==> inputs of v34 <==
## fairArb
module fairArb (
	input logic [15:0] bids,
	output logic [15:0] wins,
	input logic get_next_win,
	input logic clk,
	input logic rst
		);
clock: 5.56 ns
lec_check: 0
abc_area: 1
cap_margin: 5
cell_pad_in_sites_detail_placement: 2
cell_pad_in_sites_global_placement: 3
core_margin: 3
core_utilization: 51
cts_cluster_diameter: 174
cts_cluster_size: 79
gpl_routability_driven: 1
gpl_timing_driven: 0
hold_slack_margin: 0.24
max_routing_layer: met5
min_routing_layer: met2
place_density_lb_addon: 0.09
setup_slack_margin: 0.11
slew_margin: 20
tns_end_percent: 85
run.sh (not shown) runs the stock make flow with config.mk's settings and CLKGATE_MAP_FILE=.
==> v8 (differences from v34) <==
ABC_AREA = default   (was 1)
CAP_MARGIN = 20   (was 5)
CELL_PAD_IN_SITES_DETAIL_PLACEMENT = default   (was 2)
CELL_PAD_IN_SITES_GLOBAL_PLACEMENT = default   (was 3)
CORE_MARGIN = 2   (was 3)
CORE_UTILIZATION = 60   (was 51)
CTS_CLUSTER_DIAMETER = default   (was 174)
CTS_CLUSTER_SIZE = default   (was 79)
GPL_ROUTABILITY_DRIVEN = default   (was 1)
GPL_TIMING_DRIVEN = default   (was 0)
HOLD_SLACK_MARGIN = default   (was 0.24)
MAX_ROUTING_LAYER = default   (was met5)
MIN_ROUTING_LAYER = default   (was met2)
PLACE_DENSITY = 0.37   (was default)
PLACE_DENSITY_LB_ADDON = default   (was 0.09)
SETUP_SLACK_MARGIN = default   (was 0.11)
TNS_END_PERCENT = default   (was 85)
==> flow/constraint.sdc (replaced) <==
create_clock -name core_clock -period 5.24 [get_ports {clk}]
set_input_delay 1.0480 -clock core_clock [delete_from_list [all_inputs] [get_ports {clk}]]
set_output_delay 1.0480 -clock core_clock [all_outputs]
set_load 0.01 [all_outputs]
==> v37 (differences from v34) <==
ABC_AREA = default   (was 1)
CAP_MARGIN = 20   (was 5)
CELL_PAD_IN_SITES_DETAIL_PLACEMENT = default   (was 2)
CELL_PAD_IN_SITES_GLOBAL_PLACEMENT = default   (was 3)
CORE_MARGIN = 2   (was 3)
CORE_UTILIZATION = 70   (was 51)
CTS_CLUSTER_DIAMETER = default   (was 174)
CTS_CLUSTER_SIZE = 14   (was 79)
GPL_ROUTABILITY_DRIVEN = default   (was 1)
GPL_TIMING_DRIVEN = default   (was 0)
HOLD_SLACK_MARGIN = default   (was 0.24)
MAX_ROUTING_LAYER = default   (was met5)
MIN_ROUTING_LAYER = default   (was met2)
PLACE_DENSITY_LB_ADDON = default   (was 0.09)
SETUP_SLACK_MARGIN = 0.67   (was 0.11)
TNS_END_PERCENT = default   (was 85)
==> flow/constraint.sdc (replaced) <==
create_clock -name core_clock -period 2.88 [get_ports {clk}]
set_input_delay 0.5760 -clock core_clock [delete_from_list [all_inputs] [get_ports {clk}]]
set_output_delay 0.5760 -clock core_clock [all_outputs]
set_load 0.01 [all_outputs]
==> v23 (differences from v34) <==
ABC_AREA = default   (was 1)
CAP_MARGIN = 20   (was 5)
CELL_PAD_IN_SITES_DETAIL_PLACEMENT = default   (was 2)
CELL_PAD_IN_SITES_GLOBAL_PLACEMENT = default   (was 3)
CORE_ASPECT_RATIO = 0.5   (was default)
CORE_MARGIN = 10   (was 3)
CORE_UTILIZATION = 60   (was 51)
CTS_CLUSTER_DIAMETER = default   (was 174)
CTS_CLUSTER_SIZE = default   (was 79)
GPL_ROUTABILITY_DRIVEN = default   (was 1)
GPL_TIMING_DRIVEN = default   (was 0)
HOLD_SLACK_MARGIN = -0.07   (was 0.24)
MAX_ROUTING_LAYER = default   (was met5)
MIN_ROUTING_LAYER = default   (was met2)
PLACE_DENSITY_LB_ADDON = default   (was 0.09)
SETUP_SLACK_MARGIN = default   (was 0.11)
TNS_END_PERCENT = default   (was 85)
==> flow/constraint.sdc (replaced) <==
create_clock -name core_clock -period 4.0 [get_ports {clk}]
set_input_delay 0.8000 -clock core_clock [delete_from_list [all_inputs] [get_ports {clk}]]
set_output_delay 0.8000 -clock core_clock [all_outputs]
set_load 0.01 [all_outputs]
==> results <==
quantity	v8	v37	v23	v34
Power per standard cell area	174 nW/um2	-	217 nW/um2	-
Comb group	247 uW	-	348 uW	-
Via count of the first global-routing pass	3181	-	3179	-
Hold path endpoint	state[2]	-	state[2]	-
Number of nets at the end of the flow	422	-	461	-
Clock Pin Slew Worst Setup and Hold Paths	0.08 ns	-	0.08 ns	-
Placeable core area	4350 um2	3690 um2	4360 um2	4910 um2
CTS Root Cell	clkbuf_8	-	clkbuf_8	-
Required time reported for the critical path endpoint	5.42 ns	-	4.19 ns	-
Port-buffer cells	34	34	34	-
I/O pin total	35	35	35	-
Synthesized cell area	2700 um2	2700 um2	2700 um2	2690 um2
Status	no timing/DRC/antenna violations	did not finish	no timing/DRC/antenna violations	did not finish
Last stage reached	-	detailed placement (3_5_place_dp)	-	global placement without I/O (3_1_place_gp_skip_io)
Detailed-route wire length on metal 1	3.81 mm	-	4.21 mm	-
Maximum resistive drop on vdd	0.164 mV	-	0.169 mV	-
Routed wirelength normalized by instance count	22.3 um	-	22.0 um	-
Combinational fraction of the cell area	65.7%	-	60.0%	-
Register area share after synthesis	17.1%	17.1%	17.1%	17.1%
Worst stage delay on the critical path	0.65 ns	-	0.63 ns	-

---

==> 04-06: inputs <==
Starting RTL as in the previous note.
make LEC_CHECK=0 ABC_AREA=1 CAP_MARGIN=20 CORE_ASPECT_RATIO=0.5 CORE_MARGIN=2 CORE_UTILIZATION=72 CTS_CLUSTER_DIAMETER=239 CTS_CLUSTER_SIZE=95 PLACE_DENSITY=0.37 SLEW_MARGIN=20 TNS_END_PERCENT=5 finish   # period 4.6 ns
==> inputs of 05-08, as changes to 04-06 <==
Settings changed: CORE_MARGIN 2 to 9, CORE_UTILIZATION 72 to 40, CTS_CLUSTER_DIAMETER 239 to 344, CTS_CLUSTER_SIZE 95 to 99, PLACE_DENSITY 0.37 to 0.35.
==> flow/constraint.sdc (replaced) <==
create_clock -name core_clock -period 4.0 [get_ports {clk}]
set_input_delay 0.8000 -clock core_clock [delete_from_list [all_inputs] [get_ports {clk}]]
set_output_delay 0.8000 -clock core_clock [all_outputs]
set_load 0.01 [all_outputs]
==> results <==
metric                                                          05-08                      04-06
Die Size                                                  10,200 um^2                  4270 um^2
Post-synth top flop                                           dfxtp_1                    dfxtp_1
Synth flops                                                        23                         23
Core footprint                                              6280 um^2                  3510 um^2
Height of the chip                                            76.0 um                    47.2 um
Yosys Instances                                                   537                        537
Run status                           no timing/DRC/antenna violations  aborted with a tool error
Failing step                                                        -           global placement
Number of standard cells after synthesis                          537                        537
Post-synth EDFFs                                                    0                          0
Die X-Extent                                                   134 um                    90.5 um
Xor+xnor area frac                                                 0%                         0%
Core Util at FP                                                 42.9%                      76.7%
Mux frac, synth                                                    0%                         0%
Netlist area before placement                               2690 um^2                  2690 um^2
Mean Syn Cell Area                                          5.01 um^2                  5.01 um^2
Total number of placement rows                                     20                         15
Floorplan Nets                                                    557                        557
Simple-Gate Fraction of Synth Area                              59.3%                      59.3%
IO Pins                                                            35                         35
Post-Synth AOI/OAI Area                                         10.5%                      10.5%
Leading cell type by number of instances after synthesis      nand2_1                    nand2_1

---

==> inputs of job 8935 <==
Starting RTL as in the previous note.
Design fairArb, start of the top module:
module fairArb (
	input logic [15:0] bids,
	output logic [15:0] wins,
	input logic get_next_win,
	input logic clk,
	input logic rst
		);
Settings: LEC_CHECK=0, CAP_MARGIN=20, CORE_MARGIN=2, CORE_UTILIZATION=66, CTS_CLUSTER_SIZE=51, SETUP_SLACK_MARGIN=-0.03, SLEW_MARGIN=20; clock period 2.65 ns.
==> job 5244: changes against job 8935 <==
Settings changed: CORE_UTILIZATION 66 to 40, CTS_CLUSTER_SIZE 51 to unset, SETUP_SLACK_MARGIN -0.03 to unset.
==> flow/constraint.sdc (replaced) <==
create_clock -name core_clock -period 3.75 [get_ports {clk}]
set_input_delay 0.7500 -clock core_clock [delete_from_list [all_inputs] [get_ports {clk}]]
set_output_delay 0.7500 -clock core_clock [all_outputs]
set_load 0.01 [all_outputs]
==> notes <==
Job 5244 finished clean. Job 8935 stopped in detailed placement (3_5_place_dp) with DPL-0038. Synthesized area is the same in job 8935 and job 5244. Between job 8935 and job 5244, the lower die size is in job 8935 (gap about 40%, measured against job 5244). In synthesized cell count, job 5244 and job 8935 do not differ.

---

==> inputs of job 1949 <==
fairArb again, from the RTL that the note above started with.
==> flow/config.mk <==
export PLATFORM = sky130hd
export DESIGN_NAME = fairArb
export DESIGN_NICKNAME = fairArb
export VERILOG_FILES = /design/flow/design.v
export SDC_FILE = /design/flow/constraint.sdc
export NUM_CORES = 4
export LEC_CHECK = 0
export ABC_AREA = 0
export CAP_MARGIN = 5
export CELL_PAD_IN_SITES_DETAIL_PLACEMENT = 2
export CELL_PAD_IN_SITES_GLOBAL_PLACEMENT = 3
export CORE_MARGIN = 5
export CORE_UTILIZATION = 51
export CTS_CLUSTER_DIAMETER = 174
export CTS_CLUSTER_SIZE = 79
export GPL_ROUTABILITY_DRIVEN = 1
export GPL_TIMING_DRIVEN = 0
export HOLD_SLACK_MARGIN = 0.24
export MAX_ROUTING_LAYER = met5
export MIN_ROUTING_LAYER = met2
export SETUP_SLACK_MARGIN = 0.11
export SLEW_MARGIN = 20
==> flow/constraint.sdc <==
create_clock -name core_clock -period 5.56 [get_ports {clk}]
set_input_delay 1.1120 -clock core_clock [delete_from_list [all_inputs] [get_ports {clk}]]
set_output_delay 1.1120 -clock core_clock [all_outputs]
set_load 0.01 [all_outputs]
==> job 7180 (differences from job 1949) <==
==> flow/config.mk (replaced) <==
export PLATFORM = sky130hd
export DESIGN_NAME = fairArb
export DESIGN_NICKNAME = fairArb
export VERILOG_FILES = /design/flow/design.v
export SDC_FILE = /design/flow/constraint.sdc
export NUM_CORES = 4
export LEC_CHECK = 0
export CAP_MARGIN = 20
export CORE_MARGIN = 2
export CORE_UTILIZATION = 66
export HOLD_SLACK_MARGIN = -0.09
export SETUP_SLACK_MARGIN = -0.28
export SLEW_MARGIN = 20
==> flow/constraint.sdc (replaced) <==
create_clock -name core_clock -period 3.77 [get_ports {clk}]
set_input_delay 0.7540 -clock core_clock [delete_from_list [all_inputs] [get_ports {clk}]]
set_output_delay 0.7540 -clock core_clock [all_outputs]
set_load 0.01 [all_outputs]
==> comparison table <==
item                                                                            job 1949         job 7180
DIE AREA                                                                       6840 um^2        4610 um^2
Total core area                                                                5110 um^2        3970 um^2
Number of enable flip-flop cells                                                       0                0
Placement Rows                                                                        26               23
Mapped Nets                                                                          399              399
Total number of yosys warnings                                                         3                3
Die y size                                                                       82.7 um          67.9 um
Synthesis-stage register bit count                                                    23               23
Fraction of registers with async set or reset after synthesis                          0                0
Run status                                                     aborted with a tool error  failed layout checks
Failing step                                                        3_1_place_gp_skip_io                -
Layout check failures                                                                  -     setup timing
Mux frac, synth                                                                  0.00836          0.00836
Register share after synthesis                                                     0.171            0.171
Cell Area, Synth                                                               2700 um^2        2700 um^2
Fraction of the mapped netlist area in simple logic gates                          0.397            0.397
Floorplan core density                                                             0.528            0.679
Instance count of the mapped netlist                                                 379              379
YS chip area                                                                   2700 um^2        2700 um^2
Largest area contributor in the netlist                                          dfxtp_1          dfxtp_1
Horiz. Die Dim                                                                   82.7 um          67.9 um
Fraction of the mapped netlist area in adder cells                               0.00464          0.00464
Power figures rest on the tool's default switching activity, not on a simulated workload.
